==> run a: inputs <==
## pipeline
module pipeline(
  clk,
  resetn,
  o_instr_req_addr,
  o_instr_req_en,
  i_instr_res_data,
  o_mem_req_addr,
  o_mem_req_wr_data,
  o_mem_req_wr_en,
  o_mem_req_count,
  i_mem_res_rd_data,
  i_mem_res_code
);
  input clk;
  input resetn;
  output [32 - 1:0] o_instr_req_addr;
  output o_instr_req_en;
  input [32 - 1:0] i_instr_res_data;
  output [32 - 1:0] o_mem_req_addr;
  output [32 - 1:0] o_mem_req_wr_data;
  output o_mem_req_wr_en;
  output [(2) - 1:0] o_mem_req_count;
  input [32 - 1:0] i_mem_res_rd_data;
  input [(3) - 1:0] i_mem_res_code;
  wire fe_clr;
  wire fe_stall;
  wire fe_branch;
  wire [32 - 1:0] fe_branch_addr;
  wire [32 - 1:0] fe_pc;
  wire id_clr;
  wire id_stall;
  wire [32 - 1:0] id_pc;
  wire [32 - 1:0] id_instr;
  wire [(4) - 1:0] id_alu_op;
  wire [32 - 1:0] id_alu_data_a;
  wire [32 - 1:0] id_alu_data_b;
  wire [32 - 1:0] id_imm;
  wire [(4) - 1:0] id_mem_op;
  wire [(2) - 1:0] id_dest_src;
  wire [$clog2(32) - 1:0] id_dest_reg;
  wire id_branch_op;
  wire id_mem_hazard;
  wire ex_clr;
  wire ex_stall;
  wire [32 - 1:0] ex_pc;
  wire [32 - 1:0] ex_instr;
  wire [32 - 1:0] ex_alu_eval;
  wire [(2) - 1:0] ex_dest_src;
  wire [$clog2(32) - 1:0] ex_dest_reg;
  wire [(4) - 1:0] ex_mem_op;
  wire me_clr;
  wire me_stall;
  wire [32 - 1:0] me_pc;
  ...
clock: 17.3 ns
lec_check: 0
cap_margin: 20
core_margin: 2
core_utilization: 40
slew_margin: 20
run.sh (not shown) runs the stock make flow with config.mk's settings and CLKGATE_MAP_FILE=.
==> run b (differences from run a) <==
Settings changed: CELL_PAD_IN_SITES_GLOBAL_PLACEMENT set to 1, CORE_ASPECT_RATIO set to 1.07, CORE_UTILIZATION 40 to 26, CTS_CLUSTER_SIZE set to 12, MAX_ROUTING_LAYER set to met5, PLACE_DENSITY set to 0.54, SETUP_SLACK_MARGIN set to 0.37, SLEW_MARGIN 20 to 15.
==> flow/constraint.sdc (replaced) <==
create_clock -name core_clock -period 6.76 [get_ports {clk}]
set_input_delay 1.3520 -clock core_clock [delete_from_list [all_inputs] [get_ports {clk}]]
set_output_delay 1.3520 -clock core_clock [all_outputs]
set_load 0.01 [all_outputs]
==> run c (differences from run a) <==
Settings changed: CELL_PAD_IN_SITES_GLOBAL_PLACEMENT set to 2, CTS_CLUSTER_SIZE set to 34, PLACE_DENSITY_LB_ADDON set to 0.07.
==> flow/constraint.sdc (replaced) <==
create_clock -name core_clock -period 10.5 [get_ports {clk}]
set_input_delay 2.1000 -clock core_clock [delete_from_list [all_inputs] [get_ports {clk}]]
set_output_delay 2.1000 -clock core_clock [all_outputs]
set_load 0.01 [all_outputs]
==> comparison table <==
|  | run a | run c | run b |
|---|---|---|---|
| Outcome | no timing/DRC/antenna violations | no timing/DRC/antenna violations | finished with violations |
| Violated checks | - | - | setup timing |
| Setup WS post-layout | 5.31 ns | 0.706 ns | -0.299 ns |
| Pin count of the biggest net entering global routing | 133 | 122 | 105 |
| Combinational cell power | 1210 µW | 2030 µW | 3660 µW |
| Deepest clock path buffer count | 3 | 3 | 4 |
| Clock buffer count | 211 | 230 | 238 |
| Net switching power | 2450 µW | 4090 µW | 6630 µW |
| Clock power frac | 0.403 | 0.414 | 0.410 |
| VDD IR-drop max | 0.0833 mV | 0.186 mV | 0.235 mV |
| Footprint of the multi-input gates | 0.0408 mm² | 0.0408 mm² | 0.0417 mm² |
| Average wire length per cell after detail routing | 28.7 µm | 30.5 µm | 27.8 µm |
| Post-route cell area | 0.0937 mm² | 0.0942 mm² | 0.100 mm² |
| Crit. path cell count | 16 | 18 | 23 |
| Area fraction of clock buffers and clock inverters | 0.0561 | 0.0596 | 0.0564 |
| Combinational fraction of the cell area | 0.435 | 0.433 | 0.416 |
| Non-Clock Buffer Area Fraction | 0.0342 | 0.0350 | 0.0662 |
| Number of buffers and inverters on the critical path | 3 | 5 | 10 |

---

==> v19 <==
pipeline again, from the RTL that the note above started with.
==> flow/config.mk <==
export PLATFORM = sky130hd
export DESIGN_NAME = pipeline
export DESIGN_NICKNAME = pipeline
export VERILOG_FILES = /design/flow/design.v
export SDC_FILE = /design/flow/constraint.sdc
export NUM_CORES = 4
export LEC_CHECK = 0
export CAP_MARGIN = 20
export CORE_MARGIN = 2
export CORE_UTILIZATION = 40
export SLEW_MARGIN = 20
==> flow/constraint.sdc <==
create_clock -name core_clock -period 9.79 [get_ports {clk}]
set_input_delay 1.9580 -clock core_clock [delete_from_list [all_inputs] [get_ports {clk}]]
set_output_delay 1.9580 -clock core_clock [all_outputs]
set_load 0.01 [all_outputs]
==> inputs of v21, as changes to v19 <==
ABC_AREA = 0   (was not set)
CAP_MARGIN = 5   (was 20)
CELL_PAD_IN_SITES_GLOBAL_PLACEMENT = 1   (was not set)
CORE_UTILIZATION = 65   (was 40)
HOLD_SLACK_MARGIN = -0.1   (was not set)
SETUP_SLACK_MARGIN = 1.0   (was not set)
SLEW_MARGIN = 30   (was 20)
==> flow/constraint.sdc (replaced) <==
create_clock -name core_clock -period 5.79 [get_ports {clk}]
set_input_delay 1.1580 -clock core_clock [delete_from_list [all_inputs] [get_ports {clk}]]
set_output_delay 1.1580 -clock core_clock [all_outputs]
set_load 0.01 [all_outputs]
==> inputs of v11, as changes to v19 <==
ABC_AREA = 1   (was not set)
CORE_ASPECT_RATIO = 0.92   (was not set)
CORE_UTILIZATION = 72   (was 40)
CTS_CLUSTER_SIZE = 15   (was not set)
HOLD_SLACK_MARGIN = -0.09   (was not set)
PLACE_DENSITY = 0.65   (was not set)
SETUP_SLACK_MARGIN = 0.42   (was not set)
==> flow/constraint.sdc (replaced) <==
create_clock -name core_clock -period 4.02 [get_ports {clk}]
set_input_delay 0.8040 -clock core_clock [delete_from_list [all_inputs] [get_ports {clk}]]
set_output_delay 0.8040 -clock core_clock [all_outputs]
set_load 0.01 [all_outputs]
==> results <==
| quantity | v11 | v19 | v21 |
|---|---|---|---|
| Outcome | stopped before the end | no timing/DRC/antenna violations | complete, but fails checks |
| Failing step | global routing (5_1_grt) | - | - |
| Violated checks | - | - | setup timing |
| Vias per std cell | - | 6.15 | 6.85 |
| Area fraction of the dominant cell type after synthesis | 39.5% | 39.0% | 39.0% |
| CP Data Arrival Time | - | 7.44 ns | 5.40 ns |
| Setup slack of the worst register-to-register path | - | 1.85 ns | -0.46 ns |
| CORE AREA | 114,000 um2 | 207,000 um2 | 128,000 um2 |
| Main power-consuming group | - | registers | registers |
| Uppermost routed layer | - | met5 | met5 |
| Average wire per cell in the routed design | - | 29.0 um | 29.0 um |
| Power of the combinational group | - | 2.17 mW | 4.48 mW |
| CP required | - | 7.83 ns | 4.63 ns |
| Final instance area | - | 93,700 um2 | 99,500 um2 |
| Number of warnings in the stage logs | - | 110 | 111 |
| Dpl cell area | 91,600 um2 | 88,400 um2 | 91,100 um2 |
| Floorplan die area | 118,000 um2 | 213,000 um2 | 132,000 um2 |
| Chip area in the Yosys report | 82,700 um2 | 83,700 um2 | 83,700 um2 |
| Final hold violations | - | 0 | 0 |
| Number of nets at the end of the flow | - | 8,603 | 9,171 |
| Count of sequential standard cells | - | 1,476 | 1,476 |
| Metal1 wirelength | - | 126,000 um | 101,000 um |
| Beginning of the critical path | - | p2.r_alu_data_a[1] | p2.r_alu_data_b[0] |
| Final setup violating endpoints | - | 0 | 43 |
| Power spent charging and discharging nets | - | 4.34 mW | 7.33 mW |
Power figures rest on the tool's default switching activity, not on a simulated workload.
